==> flow/design.v <==
module cpu_design (reset, clock, write_read, M_address, M_data_in, M_data_out,overflow,status);
input reset,clock;
input[7:0] M_data_in;
output reg write_read,overflow;
output reg [7:0] M_data_out;
output reg[11:0] M_address;
reg[15:0] IR;
reg[7:0] MDR;
reg[11:0] MAR,PC;
reg [7:0]R0;
reg [7:0]R1;
reg [7:0]R2;
reg [7:0]R3;
reg [7:0]A;
reg [8:0]F;
output reg[2:0] status;
parameter idle=4'b0000, load=4'b0001, move=4'b0010, add=4'b0011, sub=4'b0100, AND=4'b0101;
parameter OR=4'b0110, XOR=4'b0111, shrp=4'b1000, shlp=4'b1001, swap=4'b1010, jmp=4'b1011;
parameter jz=4'b1100, read=4'b1101, write=4'b1110, stop=4'b1111; 
always@(*)  
begin
	if((reset==1)&&(status==3)&&(IR[15:12]==write)) 
		write_read=1'b1; 
	else
		write_read=1'b0; 
	M_address=MAR;
	M_data_out=MDR;
	overflow=F[8]^F[7];
 end
always @(negedge clock or negedge reset) 
begin
	if(reset==1'b0)
	begin
		MAR<=12'b000000000000;
		status<=3'b000; 
	end
	else  
		case (status)
			3'b000: begin
						status<=3'b001;
						MAR<=PC;
						case(IR[9:8])
							2'b00: A<=R0;
							2'b01: A<=R1;
							2'b10: A<=R2;
							2'b11: A<=R3;
						endcase
					end
			3'b001: begin
						if(IR[15:12]==stop)status<=1;
						else if (IR[15:12]==swap|| (IR[15:12]==jmp)|| IR[15:12]==jz || IR[15:12]==read || IR[15:12]==write) 
							status<=3'b010;
						else
							status<=3'b000;
					end
			3'b010:begin 
						if(IR[15:12]==swap)
							status <= 3'b000;
						else if ((IR[15:12]==jmp)||(IR[15:12]==read)||(IR[15:12]==write))
						begin
							MAR <= IR[11:0];
							status <= 3'b011;
						end
						else if((IR[15:12]==jz)&& (R0[7:0] == 8'b0000_0000)) 
						begin
							MAR <= IR[11:0];
							status <= 3'b011;
						end
						else
						begin
							MAR <= PC;
							status <= 3'b011;
						end
					end
			3'b011:begin
						if((IR[15:12]==write) || (IR[15:12]==read))
						begin
							MAR<=PC;
							status<=3'b100;
						end
						else
							status<=3'b000;
					 end
			3'b100:begin
						status<=3'b000;
					 end
			default:status<=3'b000;
		endcase
end
always@(posedge clock or negedge reset) 
begin
	if(reset==1'b0) 
	begin
		IR<=16'h0000;
		PC<=12'b000000000000;
		MDR<=8'b00000000;
		R0<=8'b00000000;
		R1<=8'b00000000;
		R2<=8'b00000000;
		F=9'b000000000;
		R3<=8'b00000000; 
	end
	else
	begin
		case (status)
			3'b000: begin
						IR[15:8]<=M_data_in;
						IR[7:0]<=8'b00000000; 
						PC<=PC+12'b000000000001; 
					end  
			3'b001: begin  
						case(IR[15:12]) 
							load: R0<={4'b0000,IR[11:8]}; 
							swap:begin
									case(IR[11:10])
										2'b00:begin
													case(IR[9:8])
														2'b00:R0<=R0;
														2'b01:R1<=R0;
														2'b10:R2<=R0;
														2'b11:R3<=R0;
													endcase
												end
										2'b01:begin
													case(IR[9:8])
														2'b00:R0<=R1;
														2'b01:R1<=R1;
														2'b10:R2<=R1;
														2'b11:R3<=R1;
													endcase
												end
										2'b10:begin
													case(IR[9:8])
														2'b00:R0<=R2;
														2'b01:R1<=R2;
														2'b10:R2<=R2;
														2'b11:R3<=R2;
													endcase
												end
										2'b11:begin
													case(IR[9:8])
														2'b00:R0<=R3;
														2'b01:R1<=R3;
														2'b10:R2<=R3;
														2'b11:R3<=R3;
													endcase
												end
									endcase
								  end
							shlp:begin 
									case(IR[11:10]) 
										2'b00:R0<=R0<<1;
										2'b01:R1<=R1<<1;
										2'b10:R2<=R2<<1;
										2'b11:R3<=R3<<1;
									endcase
								  end
							shrp:begin
									case(IR[11:10]) 
										2'b00:R0<=R0>>1;
										2'b01:R1<=R1>>1;
										2'b10:R2<=R2>>1;
										2'b11:R3<=R3>>1;
									endcase
								  end
							add:begin
									case(IR[11:10])
										2'b00:begin
													F=A+R0;
													R0<=F[7:0];
												end
										2'b01:begin
													F=A+R1;
													R1<=F[7:0];
												end
										2'b10:begin
													F=A+R2;
													R2<=F[7:0];
												end
										2'b11:begin
													F=A+R3;
													R3<=F[7:0];
												end
									endcase
								 end
							sub:begin
									case(IR[11:10])
										2'b00:begin
													F=R0-A;
													R0<=F[7:0];
												end
										2'b01:begin
													F=R1-A;
													R1<=F[7:0];
												end
										2'b10:begin
													F=R2-A;
													R2<=F[7:0];
												end
										2'b11:begin
													F=R3-A;
													R3<=F[7:0];
												end
									endcase
								 end
							move:begin
										case(IR[11:10])
											2'b00:R0<=A;
											2'b01:R1<=A;
											2'b10:R2<=A;
											2'b11:R3<=A;
										endcase
								  end
							AND:begin
									case(IR[11:10])
										2'b00:R0=R0 & A;
										2'b01:R1=R1 & A;
										2'b10:R2=R2 & A;
										2'b11:R3=R3 & A;
									endcase
								 end
							OR:begin
									case(IR[11:10])
										2'b00:R0=R0 | A;
										2'b01:R1=R1 | A;
										2'b10:R2=R2 | A;
										2'b11:R3=R3 | A;
									endcase
								end
							XOR:begin
									case(IR[11:10])
										2'b00:R0=R0 ^ A;
										2'b01:R1=R1 ^ A;
										2'b10:R2=R2 ^ A;
										2'b11:R3=R3 ^ A;
									endcase
								 end
							default:;
						endcase
					end 
			3'b010:begin
						case(IR[15:12])
							swap:begin
									case(IR[11:10])
										2'b00:R0<=A;
										2'b01:R1<=A;
										2'b10:R2<=A;
										2'b11:R3<=A;
									endcase
								  end
							read:begin
									IR[7:0]<=M_data_in;
									PC<=PC+12'b000000000001;
								  end
							write:begin
										IR[7:0]<=M_data_in;
										PC<=PC+12'b000000000001;
										MDR<=R0;
									end
							jmp:begin
									IR[7:0]<=M_data_in;
									PC<=PC+12'b000000000001;
								 end
							jz:begin
									IR[7:0]<=M_data_in;
									PC<=PC+12'b000000000001;
								end
						endcase
					 end
			3'b011:begin
						case(IR[15:12])
							jmp:begin
										PC<=IR[11:0];
									end
							jz:begin
									if(R0==8'b00000000)
										PC<=IR[11:0];
								end
							read:begin
									R0<=M_data_in;
								end
							default:;
						endcase
					 end
			3'b100:begin
					 end
			default:; 
		endcase
	end
end 
endmodule
clock: 4.28 ns
lec_check: 0
cap_margin: 35
core_margin: 2
core_utilization: 66
cts_cluster_diameter: 89
setup_slack_margin: -0.35
slew_margin: 20
run.sh (not shown) runs the stock make flow with config.mk's settings and CLKGATE_MAP_FILE=.
The first run finished but failed the layout checks on setup timing.
Then changed:
--- a/flow/config.mk
+++ b/flow/config.mk
@@ -7,7 +7,7 @@
 export LEC_CHECK = 0
-export CAP_MARGIN = 35
+export CAP_MARGIN = 5
 export CORE_MARGIN = 2
-export CORE_UTILIZATION = 66
-export CTS_CLUSTER_DIAMETER = 89
-export SETUP_SLACK_MARGIN = -0.35
+export CORE_UTILIZATION = 72
+export CTS_CLUSTER_DIAMETER = 95
+export SETUP_SLACK_MARGIN = 1.54
 export SLEW_MARGIN = 20
==> flow/constraint.sdc (replaced) <==
create_clock -name core_clock -period 5.59 [get_ports {clock}]
set_input_delay 1.1180 -clock core_clock [delete_from_list [all_inputs] [get_ports {clock}]]
set_output_delay 1.1180 -clock core_clock [all_outputs]
set_load 0.01 [all_outputs]
After rerunning: Now the flow aborted during global routing (5_1_grt). Synthesized area stays the same. Die area decreases by a little under a tenth. Synthesized cell count does not change.
Then changed:
--- a/flow/config.mk
+++ b/flow/config.mk
@@ -7,7 +7,7 @@
 export LEC_CHECK = 0
-export CAP_MARGIN = 5
+export ABC_AREA = 1
+export CAP_MARGIN = 20
 export CORE_MARGIN = 2
-export CORE_UTILIZATION = 72
-export CTS_CLUSTER_DIAMETER = 95
-export SETUP_SLACK_MARGIN = 1.54
+export CORE_UTILIZATION = 66
+export PLACE_DENSITY = 0.38
 export SLEW_MARGIN = 20
==> flow/constraint.sdc (replaced) <==
create_clock -name core_clock -period 6.78 [get_ports {clock}]
set_input_delay 1.3560 -clock core_clock [delete_from_list [all_inputs] [get_ports {clock}]]
set_output_delay 1.3560 -clock core_clock [all_outputs]
set_load 0.01 [all_outputs]
Outcome: This time the run ran to the end with no violations. Synthesized cell count climbs by a quarter to a third. Die size rose by roughly a tenth. Area after synthesis went up slightly.
Then changed:
--- a/flow/config.mk
+++ b/flow/config.mk
@@ -11,3 +11,6 @@
 export CORE_UTILIZATION = 66
+export CTS_CLUSTER_DIAMETER = 247
+export CTS_CLUSTER_SIZE = 99
 export PLACE_DENSITY = 0.38
 export SLEW_MARGIN = 20
+export TNS_END_PERCENT = 20
==> flow/constraint.sdc (replaced) <==
create_clock -name core_clock -period 4.27 [get_ports {clock}]
set_input_delay 0.8540 -clock core_clock [delete_from_list [all_inputs] [get_ports {clock}]]
set_output_delay 0.8540 -clock core_clock [all_outputs]
set_load 0.01 [all_outputs]
What happened:
- With this change the flow completed, yet does not pass: setup timing
- global-route usage is higher by 3.7 points
- routed wire length is higher by about a fifth
- non-clock buffer count increases by 137
- sequential share of layout area goes down by 2.8 points
- register-to-register slack got worse by 0.91 ns
- utilization is higher by 12 points
- area after synthesis does not change
- worst hold slack gets worse by 0.0050 ns
